==> tundra <==
==> flow/design.v <==
`timescale 1ns / 1ps
module CompareAndShift32Bit (
    input [7:0] exp_a,
    input [7:0] exp_b,
    input [23:0] man_a,
    input [23:0] man_b,
    output reg [23:0] al_man_a,
    output reg [23:0] al_man_b,
    output reg [7:0] shift
);
    always @(*) begin
        if (exp_a > exp_b) begin
            shift = exp_a - exp_b;
            al_man_a = man_a;
            al_man_b = man_b >> shift;
        end else begin
            shift = exp_b - exp_a;
            al_man_a = man_a >> shift;
            al_man_b = man_b;
        end
    end
endmodule
`timescale 1ns / 1ps
module Addition32Bit (
    input sign_a,
    input sign_b,
    input [23:0] a,b,
    output reg [24:0] res,
    output reg sign_res
    );
    always @(*) begin
        if (sign_a == sign_b) begin
            sign_res = sign_a;   
            res = a+b;
        end
        else if (a >= b) begin
            res = a - b;
            sign_res = sign_a;
        end
        else begin
            res = b - a;
            sign_res = sign_b;
        end
    end
endmodule	
`timescale 1ns / 1ps
module Normalization32Bit (
    input [24:0] res,
    input [7:0] exp_base,
    output reg [23:0] man_res,
    output reg [7:0] exp_res,
    output reg overflow
);
    reg [24:0] normalized_result;
    integer i;
    always @(*) begin
        normalized_result = res;
        exp_res = exp_base;
        if (normalized_result[24]) begin
            normalized_result = normalized_result >> 1;
            exp_res = exp_base + 1;
        end else begin
            for (i = 0; i < 24; i = i + 1) begin
                if (normalized_result[23] == 0 && exp_res > 0) begin
                    normalized_result = normalized_result << 1;
                    exp_res = exp_res - 1;
                end
            end
            if (normalized_result == 25'b0)
                exp_res = 8'b0;
        end
        man_res = normalized_result[23:0];
        overflow = (exp_res >= 8'b11111111);
    end
endmodule
`timescale 1ns / 1ps
module adder_32bit(
    input clk,
    input rst,
    input [31:0] i_a,
    input [31:0] i_b,
    input i_vld,
    output reg [31:0] o_res,
    output reg o_res_vld,
    output reg overflow
);
wire [7:0] shift;
wire [23:0] al_man_a, al_man_b;
wire sign_a, sign_b, sign_res;
wire [7:0] exp_a, exp_b, exp_res;
wire [23:0] man_a, man_b, man_res;
wire [24:0] res;
wire operation_overflow;
assign sign_a = i_a[31];
assign sign_b = i_b[31];
assign exp_a = i_a[30:23];
assign exp_b = i_b[30:23];
assign man_a = (exp_a == 8'b0) ? {1'b0, i_a[22:0]} : {1'b1, i_a[22:0]};  
assign man_b = (exp_b == 8'b0) ? {1'b0, i_b[22:0]} : {1'b1, i_b[22:0]};
wire is_nan_a = ((exp_a == 8'b11111111) && (man_a[22:0] != 0));  
wire is_nan_b = ((exp_b == 8'b11111111) && (man_b[22:0] != 0));
wire is_inf_a = ((exp_a == 8'b11111111) && (man_a[22:0] == 0));
wire is_inf_b = ((exp_b == 8'b11111111) && (man_b[22:0] == 0));
wire is_zero_a = ((i_a[30:0] == 0));  
wire is_zero_b = ((i_b[30:0] == 0));
CompareAndShift32Bit u_CompareAndShift32Bit (
    .exp_a(exp_a),           
    .exp_b(exp_b),           
    .man_a(man_a),           
    .man_b(man_b),           
    .al_man_a(al_man_a),     
    .al_man_b(al_man_b),     
    .shift(shift)            
);
Addition32Bit u_Addition32Bit (
    .sign_a(sign_a),         
    .sign_b(sign_b),         
    .a(al_man_a),            
    .b(al_man_b),            
    .res(res),               
    .sign_res(sign_res)      
);
Normalization32Bit u_Normalization32Bit (
    .res(res),                                   
    .exp_base((exp_a > exp_b) ? exp_a : exp_b),  
    .man_res(man_res),                           
    .exp_res(exp_res),                           
    .overflow(operation_overflow)                
);
always @(posedge clk or posedge rst) begin
    if (rst) begin
        o_res <= 32'b0;
        o_res_vld <= 1'b0;
        overflow <= 1'b0;
    end else if (i_vld) begin
        if (is_nan_a || is_nan_b || (is_inf_a && is_inf_b && (sign_a != sign_b))) begin
            o_res <= 32'h7FC00000;  
            overflow <= 1'b1;
        end 
        else if (is_inf_a || is_inf_b) begin
            o_res <= is_inf_a ? i_a : i_b;  
            overflow <= 1'b1;
        end 
        else if (is_zero_a && is_zero_b) begin
            o_res <= 32'b0;  
            overflow <= 1'b0;
        end 
        else begin
        o_res <= {sign_res, exp_res, man_res[22:0]};
        o_res_vld <= 1'b1;
        overflow <= operation_overflow;
        end
        o_res_vld <= 1'b1;
    end else begin
        o_res_vld <= 1'b0;
    end
end
endmodule
==> flow/run.sh <==
#!/bin/bash
# the make line also repeats each setting of config.mk as NAME=value (left out here)
make -C /OpenROAD-flow-scripts/flow DESIGN_CONFIG=/design/flow/config.mk WORK_HOME=/design/flow/orfs CLKGATE_MAP_FILE= finish
==> flow/config.mk <==
export PLATFORM = sky130hd
export DESIGN_NAME = adder_32bit
export DESIGN_NICKNAME = adder_32bit
export VERILOG_FILES = /design/flow/design.v
export SDC_FILE = /design/flow/constraint.sdc
export NUM_CORES = 4
export LEC_CHECK = 0
export CAP_MARGIN = 20
export CELL_PAD_IN_SITES_GLOBAL_PLACEMENT = 0
export CORE_ASPECT_RATIO = 1.34
export CORE_MARGIN = 7
export CORE_UTILIZATION = 46
export CTS_CLUSTER_DIAMETER = 266
export CTS_CLUSTER_SIZE = 95
export GPL_ROUTABILITY_DRIVEN = 0
export HOLD_SLACK_MARGIN = -0.0
export MIN_ROUTING_LAYER = met1
export PLACE_DENSITY = 0.35
export SLEW_MARGIN = 15
export TNS_END_PERCENT = 10
==> flow/constraint.sdc <==
create_clock -name core_clock -period 44.3 [get_ports {clk}]
set_input_delay 8.8600 -clock core_clock [delete_from_list [all_inputs] [get_ports {clk}]]
set_output_delay 8.8600 -clock core_clock [all_outputs]
set_load 0.01 [all_outputs]
==> inputs of amber, as changes to tundra <==
==> flow/config.mk (replaced) <==
export PLATFORM = sky130hd
export DESIGN_NAME = adder_32bit
export DESIGN_NICKNAME = adder_32bit
export VERILOG_FILES = /design/flow/design.v
export SDC_FILE = /design/flow/constraint.sdc
export NUM_CORES = 4
export LEC_CHECK = 0
export CAP_MARGIN = 20
export CORE_MARGIN = 2
export CORE_UTILIZATION = 58
export SETUP_SLACK_MARGIN = -2.0
export SLEW_MARGIN = 20
==> flow/constraint.sdc (replaced) <==
create_clock -name core_clock -period 27.8 [get_ports {clk}]
set_input_delay 5.5600 -clock core_clock [delete_from_list [all_inputs] [get_ports {clk}]]
set_output_delay 5.5600 -clock core_clock [all_outputs]
set_load 0.01 [all_outputs]
==> inputs of indigo, as changes to tundra <==
==> flow/config.mk (replaced) <==
export PLATFORM = sky130hd
export DESIGN_NAME = adder_32bit
export DESIGN_NICKNAME = adder_32bit
export VERILOG_FILES = /design/flow/design.v
export SDC_FILE = /design/flow/constraint.sdc
export NUM_CORES = 4
export LEC_CHECK = 0
export CAP_MARGIN = 20
export CORE_MARGIN = 2
export CORE_UTILIZATION = 70
export HOLD_SLACK_MARGIN = -0.1
export SLEW_MARGIN = 20
==> flow/constraint.sdc (replaced) <==
create_clock -name core_clock -period 25.6 [get_ports {clk}]
set_input_delay 5.1200 -clock core_clock [delete_from_list [all_inputs] [get_ports {clk}]]
set_output_delay 5.1200 -clock core_clock [all_outputs]
set_load 0.01 [all_outputs]
==> qor summary <==
|  | indigo | amber | tundra |
|---|---|---|---|
| Hold buffer count at cts | - | 0 | 0 |
| Flip-flops with a built-in enable | 0 | 0 | 0 |
| Fraction of the core area occupied by cells at floorplan | 71.0% | 58.5% | 46.4% |
| Summed instance area of the synthesized netlist | 0.0238 mm2 | 0.0238 mm2 | 0.0238 mm2 |
| Deepest level of the CTS H-tree | - | 2 | 2 |
| Global placement routability congestion | 1.30 | 1.17 | - |
| Share of async-settable or async-resettable flops after synthesis | 100% | 100% | 100% |
| Number of I/O pins | 101 | 101 | 101 |
| Clock root buffer master | - | sky130_fd_sc_hd__clkbuf_16 | sky130_fd_sc_hd__clkbuf_16 |
| Buffer depth of the longest clock path | - | 2 | 2 |
| Post-synthesis share of cell area spent on xor and xnor gates | 3.78% | 3.78% | 3.78% |
| Chip area from the yosys synthesis statistics | 0.0238 mm2 | 0.0238 mm2 | 0.0238 mm2 |
| PostCTS Resize Cnt | - | 367 | 1 |
| Run status | aborted with a tool error | aborted with a tool error | timing/DRC/antenna clean |
| Failing step | detailed placement (3_5_place_dp) | global routing (5_1_grt) | - |
| Post-CTS setup buffer count | - | 217 | 0 |
| Multiplexer share of the synthesized area | 18.1% | 18.1% | 18.1% |
| Detailed Place HPWL | - | 84,000 um | 75,500 um |
| Core Box Area | 0.0334 mm2 | 0.0406 mm2 | 0.0512 mm2 |
| FP Rows | 67 | 74 | 96 |
| Height of the die | 188 um | 206 um | 277 um |
| TritonCTS buffer count | - | 5 | 5 |
| Clk sinks | - | 34 | 34 |
| Die Area | 0.0354 mm2 | 0.0426 mm2 | 0.0583 mm2 |
| Count of placed standard cells including taps | - | 5,400 | 4,433 |
| Worst slack, placed | - | -7.83 ns | -0.810 ns |
| Placed Instance Area | - | 0.0351 mm2 | 0.0268 mm2 |
| Die Width | 188 um | 206 um | 210 um |

==> 03-12: inputs <==
Starts from the design.v that is shown in full above.
make LEC_CHECK=0 ABC_AREA=1 CAP_MARGIN=20 CELL_PAD_IN_SITES_GLOBAL_PLACEMENT=1 CORE_ASPECT_RATIO=1.34 CORE_MARGIN=2 CORE_UTILIZATION=46 CTS_CLUSTER_SIZE=87 GPL_ROUTABILITY_DRIVEN=0 HOLD_SLACK_MARGIN=-0.0 MIN_ROUTING_LAYER=met1 PLACE_DENSITY_LB_ADDON=0.23 SLEW_MARGIN=15 finish   # period 22.8 ns
run.sh (not shown) runs the stock make flow with config.mk's settings and CLKGATE_MAP_FILE=.
==> 04-19 (differences from 03-12) <==
ABC_AREA = unset   (was 1)
CELL_PAD_IN_SITES_DETAIL_PLACEMENT = 0   (was unset)
CORE_MARGIN = 7   (was 2)
CORE_UTILIZATION = 36   (was 46)
CTS_CLUSTER_DIAMETER = 334   (was unset)
CTS_CLUSTER_SIZE = 71   (was 87)
GPL_TIMING_DRIVEN = 0   (was unset)
MAX_ROUTING_LAYER = met5   (was unset)
TNS_END_PERCENT = 85   (was unset)
==> flow/constraint.sdc (replaced) <==
create_clock -name core_clock -period 65.5 [get_ports {clk}]
set_input_delay 13.1000 -clock core_clock [delete_from_list [all_inputs] [get_ports {clk}]]
set_output_delay 13.1000 -clock core_clock [all_outputs]
set_load 0.01 [all_outputs]
==> 10-05 (differences from 03-12) <==
ABC_AREA = unset   (was 1)
CELL_PAD_IN_SITES_GLOBAL_PLACEMENT = unset   (was 1)
CORE_ASPECT_RATIO = unset   (was 1.34)
CORE_UTILIZATION = 72   (was 46)
CTS_CLUSTER_SIZE = unset   (was 87)
GPL_ROUTABILITY_DRIVEN = unset   (was 0)
HOLD_SLACK_MARGIN = 0.29   (was -0.0)
MIN_ROUTING_LAYER = unset   (was met1)
PLACE_DENSITY_LB_ADDON = unset   (was 0.23)
SLEW_MARGIN = 20   (was 15)
==> flow/constraint.sdc (replaced) <==
create_clock -name core_clock -period 25.6 [get_ports {clk}]
set_input_delay 5.1200 -clock core_clock [delete_from_list [all_inputs] [get_ports {clk}]]
set_output_delay 5.1200 -clock core_clock [all_outputs]
set_load 0.01 [all_outputs]
==> qor summary <==
metric	03-12	10-05	04-19
Run status	failed layout checks	did not finish	complete, no violations
Stage where the flow stopped	-	3_5_place_dp	-
Layout check failures	negative setup slack	-	-
Transition time of the tightest slew-check pin	1.04 ns	-	1.19 ns
First-pass detailed-route iteration total	7	-	5
Cells after synthesis	4974	3712	3712
Estimated wirelength of the detail-placed design	85600 µm	-	79200 µm
Non-Clock Buffer Area Fraction	29.1%	-	7.31%
Row count	104	66	108
Floorplan die height	289 µm	186 µm	311 µm
Clock-pin slew on the worst setup and hold paths	0.06 ns	-	0.06 ns
Placeable core region	60000 µm²	32500 µm²	65000 µm²
Clock buffer count	7	-	7
Clk ins delay skew pair	0.28 ns	-	0.28 ns
Area fraction in compound gates after synthesis	18.1%	33.1%	33.1%

==> run E <==
RTL: the design.v shown in full above, as it stands there.
export LEC_CHECK = 0
export CAP_MARGIN = 20
export CORE_MARGIN = 2
export CORE_UTILIZATION = 40
export SLEW_MARGIN = 20
create_clock -name core_clock -period 40.0 [get_ports {clk}]
==> run K: changes against run E <==
==> flow/constraint.sdc (replaced) <==
create_clock -name core_clock -period 28.0 [get_ports {clk}]
set_input_delay 5.6000 -clock core_clock [delete_from_list [all_inputs] [get_ports {clk}]]
set_output_delay 5.6000 -clock core_clock [all_outputs]
set_load 0.01 [all_outputs]
==> results <==
- Run E finished clean. Run K completed and failed the layout checks on negative setup slack.
- Synthesized cell count is the same in run E and run K.
- In sequential cell count, run E and run K do not differ.
- Of run E and run K, run K has the higher via count (gap about 16%, measured against run K).
- In run E the worst setup slack is higher than in run K, by 7.5 ns.
- In run E the sequential share of layout area is higher than in run K, by 0.78 points.

==> build 37: inputs <==
// adder_32bit: RTL as listed in full above, without the edits since
make LEC_CHECK=0 CAP_MARGIN=0 CELL_PAD_IN_SITES_GLOBAL_PLACEMENT=0 CORE_ASPECT_RATIO=0.92 CORE_MARGIN=2 CORE_UTILIZATION=71 CTS_CLUSTER_DIAMETER=355 CTS_CLUSTER_SIZE=34 GPL_ROUTABILITY_DRIVEN=0 HOLD_SLACK_MARGIN=-0.09 MIN_ROUTING_LAYER=met1 PLACE_DENSITY=0.65 SLEW_MARGIN=15 finish   # period 54.5 ns
==> inputs of trial 21, as changes to build 37 <==
Settings changed: CAP_MARGIN 0 to 20, CORE_ASPECT_RATIO 0.92 to 1.34, CORE_MARGIN 2 to 7, CORE_UTILIZATION 71 to 46, CTS_CLUSTER_DIAMETER 355 to 202, CTS_CLUSTER_SIZE 34 to 99, HOLD_SLACK_MARGIN -0.09 to -0.0, PLACE_DENSITY 0.65 to 0.88, TNS_END_PERCENT set to 10.
==> flow/constraint.sdc (replaced) <==
create_clock -name core_clock -period 44.3 [get_ports {clk}]
set_input_delay 8.8600 -clock core_clock [delete_from_list [all_inputs] [get_ports {clk}]]
set_output_delay 8.8600 -clock core_clock [all_outputs]
set_load 0.01 [all_outputs]
==> inputs of trial 9, as changes to build 37 <==
Settings changed: CAP_MARGIN 0 to 20, CORE_ASPECT_RATIO 0.92 to 1.34, CORE_UTILIZATION 71 to 56, CTS_CLUSTER_DIAMETER 355 to unset, CTS_CLUSTER_SIZE 34 to unset, HOLD_SLACK_MARGIN -0.09 to -0.0, PLACE_DENSITY 0.65 to unset.
==> flow/constraint.sdc (replaced) <==
create_clock -name core_clock -period 34.3 [get_ports {clk}]
set_input_delay 6.8600 -clock core_clock [delete_from_list [all_inputs] [get_ports {clk}]]
set_output_delay 6.8600 -clock core_clock [all_outputs]
set_load 0.01 [all_outputs]
==> inputs of build 81, as changes to build 37 <==
Settings changed: ABC_AREA set to 1, CAP_MARGIN 0 to 20, CELL_PAD_IN_SITES_GLOBAL_PLACEMENT 0 to unset, CORE_ASPECT_RATIO 0.92 to unset, CORE_UTILIZATION 71 to 61, CTS_CLUSTER_DIAMETER 355 to unset, CTS_CLUSTER_SIZE 34 to unset, GPL_ROUTABILITY_DRIVEN 0 to unset, HOLD_SLACK_MARGIN -0.09 to unset, MIN_ROUTING_LAYER met1 to unset, PLACE_DENSITY 0.65 to unset, SLEW_MARGIN 15 to 20, TNS_END_PERCENT set to 5.
==> flow/constraint.sdc (replaced) <==
create_clock -name core_clock -period 33.1 [get_ports {clk}]
set_input_delay 6.6200 -clock core_clock [delete_from_list [all_inputs] [get_ports {clk}]]
set_output_delay 6.6200 -clock core_clock [all_outputs]
set_load 0.01 [all_outputs]
==> results.py <==
# Generated from Yosys and OpenROAD reports
metrics = {
    "run_status": {
        "status": "timing/DRC/antenna clean",
    },
    "clock_tree": {
        "post_cts_resized": 1,
        "path_clk_slew_ns": 0.06,
    },
    "layout": {
        "fill_cells": 4736,
        "inverters": 165,
        "finalNonFillerCells": 4457,
        "num-nets-final": 3956,
    },
    "drt": {
        "wl_met2_um": 41800,
    },
    "setup_path": {
        "cpPeakStageDelay_ns": 0.67,
        "timing.rr.end": "overflow$_DFFE_PP0P_",
    },
    "synthesis": {
        "logic_family": "AND-OR/OR-AND gates",
        "synthAoiAreaFrac": 0.331,
        "yosys-stat-cells": 3712,
    },
    "global_routing": {
        "grt_overflow_total": 0,
    },
    "run": {
        "warnings": 85,
    },
    "final_timing": {
        "setup_viol": 0,
    },
}
# the run above: trial 21

==> results.py <==
# Generated from Yosys and OpenROAD reports
metrics = {
    "run": {
        "drv_cap": 0,
        "warnings": 86,
    },
    "global_routing": {
        "grt_overflow_total": 0,
        "grt_antenna_before_repair": 1,
        "met2_usage": 0.713,
    },
    "layout": {
        "inverters": 165,
        "num-nets-final": 3887,
        "finalNonFillerCells": 4131,
        "fill_cells": 2685,
    },
    "run_status": {
        "status": "timing/DRC/antenna clean",
    },
    "setup_path": {
        "timing.rr.end": "overflow$_DFFE_PP0P_",
        "cp-end-kind": "flip-flop",
    },
    "synthesis": {
        "yosys-stat-cells": 3712,
        "synthAoiAreaFrac": 0.331,
    },
    "final_timing": {
        "hold_ws_ns": 0.500,
        "setup_viol": 0,
        "fin_crit_ns": 51.64,
    },
    "clock_tree": {
        "path_clk_slew_ns": 0.06,
        "post_cts_resized": 1,
    },
    "drt": {
        "wl_met2_um": 36000,
    },
}
# the run above: build 37

==> results.py <==
# Generated from Yosys and OpenROAD reports
metrics = {
    "synthesis": {
        "yosys-stat-cells": 3712,
        "synth_flop_count": 34,
        "ys_sh_simple": 0.291,
        "yosysWarnings": 4,
        "syn_area_per_cell_um2": 6.40,
        "syn-num-nets": 3898,
        "logic_family": "AND-OR/OR-AND gates",
        "seq_area_frac_synth": 0.0358,
        "synthAoiAreaFrac": 0.331,
    },
    "run_status": {
        "toolErrorMsg": "[ERROR GRT-0232] Routing congestion too high. Check the congestion heatmap in the GUI.",
        "status": "did not finish",
        "lastStage": "5_1_grt",
    },
    "placed_design": {
        "place_area_um2": 34100,
    },
    "clock_tree": {
        "postCtsHoldBufs": 0,
        "post_cts_resized": 300,
    },
    "global_routing": {
        "grt_overflow_total": 160,
    },
    "die": {
        "num_rows": 87,
    },
}
# the run above: trial 9

==> results.py <==
# Generated from Yosys and OpenROAD reports
metrics = {
    "setup_path": {
        "cpPeakStageDelay_ns": 0.61,
    },
    "layout": {
        "fill_cells": 4286,
        "num-nets-final": 5366,
        "inverters": 670,
        "finalNonFillerCells": 5781,
    },
    "run": {
        "warnings": 86,
    },
    "run_status": {
        "status": "timing/DRC/antenna clean",
    },
    "synthesis": {
        "logic_family": "simple AND/OR/NAND/NOR gates",
        "synthAoiAreaFrac": 0.181,
    },
    "global_routing": {
        "grt_overflow_total": 0,
    },
    "final_timing": {
        "setup_viol": 0,
    },
    "clock_tree": {
        "post_cts_resized": 23,
    },
    "drt": {
        "wl_met2_um": 40900,
    },
}
# the run above: build 81

